==> inputs of run Z <==
## top
module top(
    input wire clk,
    input wire reset,
    input wire [7:0] next_in,
    output wire [7:0] f
    );
    wire [7:0] r1,r2,r3,r4,r5,r6,r7,r8,r9,r10;  
    wire [9:0] load, mul_en, add1_en, add2_en, mul_read, add1_read, add2_read;
    wire [3:0] state;
    controller C1(
        clk,
        reset,
        state,
        load, mul_en, add1_en, add2_en, mul_read, add1_read, add2_read  
    );
    datapath DP1(
        clk,
        reset,
        state,
        next_in,
        load, mul_en, add1_en, add2_en, mul_read, add1_read, add2_read,  
        r1,r2,r3,r4,r5,r6,r7,r8,r9,r10,  
        f
    );
endmodule
clock: 7.55 ns
lec_check: 0
abc_area: 0
cap_margin: 20
core_margin: 2
core_utilization: 72
cts_cluster_diameter: 400
cts_cluster_size: 95
place_density: 0.8
slew_margin: 20
run.sh (not shown) runs the stock make flow with config.mk's settings and CLKGATE_MAP_FILE=.
==> inputs of run C, as changes to run Z <==
==> flow/config.mk (replaced) <==
export PLATFORM = sky130hd
export DESIGN_NAME = top
export DESIGN_NICKNAME = top
export VERILOG_FILES = /design/flow/design.v
export SDC_FILE = /design/flow/constraint.sdc
export NUM_CORES = 4
export LEC_CHECK = 0
export CAP_MARGIN = 20
export CORE_MARGIN = 2
export CORE_UTILIZATION = 40
export SLEW_MARGIN = 20
==> flow/constraint.sdc (replaced) <==
create_clock -name core_clock -period 11.6 [get_ports {clk}]
set_input_delay 2.3200 -clock core_clock [delete_from_list [all_inputs] [get_ports {clk}]]
set_output_delay 2.3200 -clock core_clock [all_outputs]
set_load 0.01 [all_outputs]
==> inputs of run R, as changes to run Z <==
==> flow/config.mk (replaced) <==
export PLATFORM = sky130hd
export DESIGN_NAME = top
export DESIGN_NICKNAME = top
export VERILOG_FILES = /design/flow/design.v
export SDC_FILE = /design/flow/constraint.sdc
export NUM_CORES = 4
export LEC_CHECK = 0
export CAP_MARGIN = 20
export CELL_PAD_IN_SITES_GLOBAL_PLACEMENT = 1
export CORE_MARGIN = 2
export CORE_UTILIZATION = 42
export CTS_CLUSTER_DIAMETER = 133
export CTS_CLUSTER_SIZE = 20
export GPL_TIMING_DRIVEN = 0
export MAX_ROUTING_LAYER = met4
export SLEW_MARGIN = 20
==> flow/constraint.sdc (replaced) <==
create_clock -name core_clock -period 10.0 [get_ports {clk}]
set_input_delay 2.0000 -clock core_clock [delete_from_list [all_inputs] [get_ports {clk}]]
set_output_delay 2.0000 -clock core_clock [all_outputs]
set_load 0.01 [all_outputs]
==> inputs of run A, as changes to run Z <==
--- a/flow/config.mk
+++ b/flow/config.mk
@@ -7,9 +7,11 @@
 export LEC_CHECK = 0
-export ABC_AREA = 0
+export ABC_AREA = 1
 export CAP_MARGIN = 20
+export CELL_PAD_IN_SITES_GLOBAL_PLACEMENT = 0
 export CORE_MARGIN = 2
 export CORE_UTILIZATION = 72
-export CTS_CLUSTER_DIAMETER = 400
-export CTS_CLUSTER_SIZE = 95
-export PLACE_DENSITY = 0.8
+export CTS_CLUSTER_DIAMETER = 133
+export CTS_CLUSTER_SIZE = 49
+export PLACE_DENSITY_LB_ADDON = 0.2
 export SLEW_MARGIN = 20
+export TNS_END_PERCENT = 5
==> flow/constraint.sdc (replaced) <==
create_clock -name core_clock -period 7.86 [get_ports {clk}]
set_input_delay 1.5720 -clock core_clock [delete_from_list [all_inputs] [get_ports {clk}]]
set_output_delay 1.5720 -clock core_clock [all_outputs]
set_load 0.01 [all_outputs]
==> results <==
- Run R finished but failed the layout checks on negative setup slack. Run Z never finished: it broke off in clock tree synthesis, error DPL-0033. Run A did not get past global routing. Run C finished clean.
- Between run C and run R, the lower hold slack is in run C (gap 0.81 ps).
- Sequential share of layout area: run R is lower than run C (1.6 points).
- Against run C, the clock power of run R is larger by 9.7%.
- Of run C and run R, run R has the higher sequential power (gap about 13%, measured against run R).

---

==> job 6570 <==
top again, from the RTL that the note above started with.
==> flow/design.v (excerpt) <==
module top(
    input wire clk,
    input wire reset,
    input wire [7:0] next_in,
    output wire [7:0] f
    );
Settings: LEC_CHECK=0, ABC_AREA=1, CAP_MARGIN=20, CORE_MARGIN=2, CORE_UTILIZATION=40, CTS_CLUSTER_DIAMETER=86, SETUP_SLACK_MARGIN=-0.46, SLEW_MARGIN=30; clock period 13.6 ns.
==> job 8425 (differences from job 6570) <==
- CORE_UTILIZATION: 40 -> 72
- CTS_CLUSTER_DIAMETER: 86 -> unset
- PLACE_DENSITY_LB_ADDON: unset -> 0.01
- SETUP_SLACK_MARGIN: -0.46 -> 0.11
- SLEW_MARGIN: 30 -> 20
==> flow/constraint.sdc (replaced) <==
create_clock -name core_clock -period 9.06 [get_ports {clk}]
set_input_delay 1.8120 -clock core_clock [delete_from_list [all_inputs] [get_ports {clk}]]
set_output_delay 1.8120 -clock core_clock [all_outputs]
set_load 0.01 [all_outputs]
==> job 1185 (differences from job 6570) <==
- CORE_UTILIZATION: 40 -> 62
- CTS_CLUSTER_DIAMETER: 86 -> unset
- SETUP_SLACK_MARGIN: -0.46 -> 0.91
- SLEW_MARGIN: 30 -> 20
==> flow/constraint.sdc (replaced) <==
create_clock -name core_clock -period 6.43 [get_ports {clk}]
set_input_delay 1.2860 -clock core_clock [delete_from_list [all_inputs] [get_ports {clk}]]
set_output_delay 1.2860 -clock core_clock [all_outputs]
set_load 0.01 [all_outputs]
==> job 9260 (differences from job 6570) <==
- ABC_AREA: 1 -> unset
- CORE_UTILIZATION: 40 -> 58
- CTS_CLUSTER_DIAMETER: 86 -> unset
- SETUP_SLACK_MARGIN: -0.46 -> unset
- SLEW_MARGIN: 30 -> 20
==> flow/constraint.sdc (replaced) <==
create_clock -name core_clock -period 6.43 [get_ports {clk}]
set_input_delay 1.2860 -clock core_clock [delete_from_list [all_inputs] [get_ports {clk}]]
set_output_delay 1.2860 -clock core_clock [all_outputs]
set_load 0.01 [all_outputs]
==> impl_metrics.tcl <==
# collected from the flow reports
set metrics [dict create \
    outcome "finished clean" \
    synthTopCellsByCount "nand2_1, inv_1, nand3_1" \
    clock_buffers 24 \
    fmax_ghz 0.101 \
    placement.cell_area_um2 12300 \
    timing.rr.start "DP1.mul1[0]" \
    mux_share_pct 0.0848 \
    drt_iter0_markers 923 \
    grt.met1_usage_pct 30.8 \
    timing.hold.ws_ns 0.473 \
]
# the run above: job 6570

==> impl_metrics.tcl <==
# collected from the flow reports
set metrics [dict create \
    fin_ws_ns -2.18 \
    clock_buffers 17 \
    placement.cell_area_um2 14300 \
    finalSetupViolations 32 \
    grt.met1_usage_pct 44.7 \
    drt_iter0_markers 1944 \
    mux_share_pct 0.0848 \
    fmax_ghz 0.116 \
    outcome "failed layout checks" \
    check.faults "setup timing" \
]
# the run above: job 1185

==> impl_metrics.tcl <==
# collected from the flow reports
set metrics [dict create \
    drt_iter0_markers 1379 \
    timing.hold.ws_ns 0.485 \
    clock_buffers 20 \
    fmax_ghz 0.0944 \
    finalSetupViolations 32 \
    fin_ws_ns -4.17 \
    outcome "failed layout checks" \
    mux_share_pct 8.25 \
    grt.met1_usage_pct 42.1 \
    check.faults "setup timing" \
]
# the run above: job 9260

==> impl_metrics.tcl <==
# collected from the flow reports
set metrics [dict create \
    outcome "finished clean" \
    timing.rr.start "DP1.mul1[1]" \
    mux_share_pct 0.0848 \
    timing.hold.ws_ns 0.483 \
    grt.met1_usage_pct 54.3 \
    clock_buffers 19 \
    placement.cell_area_um2 12300 \
    drt_iter0_markers 1510 \
    fmax_ghz 0.116 \
    synthTopCellsByCount "nand2_1, inv_1, nand3_1" \
]
# the run above: job 8425

Power figures rest on the tool's default switching activity, not on a simulated workload.
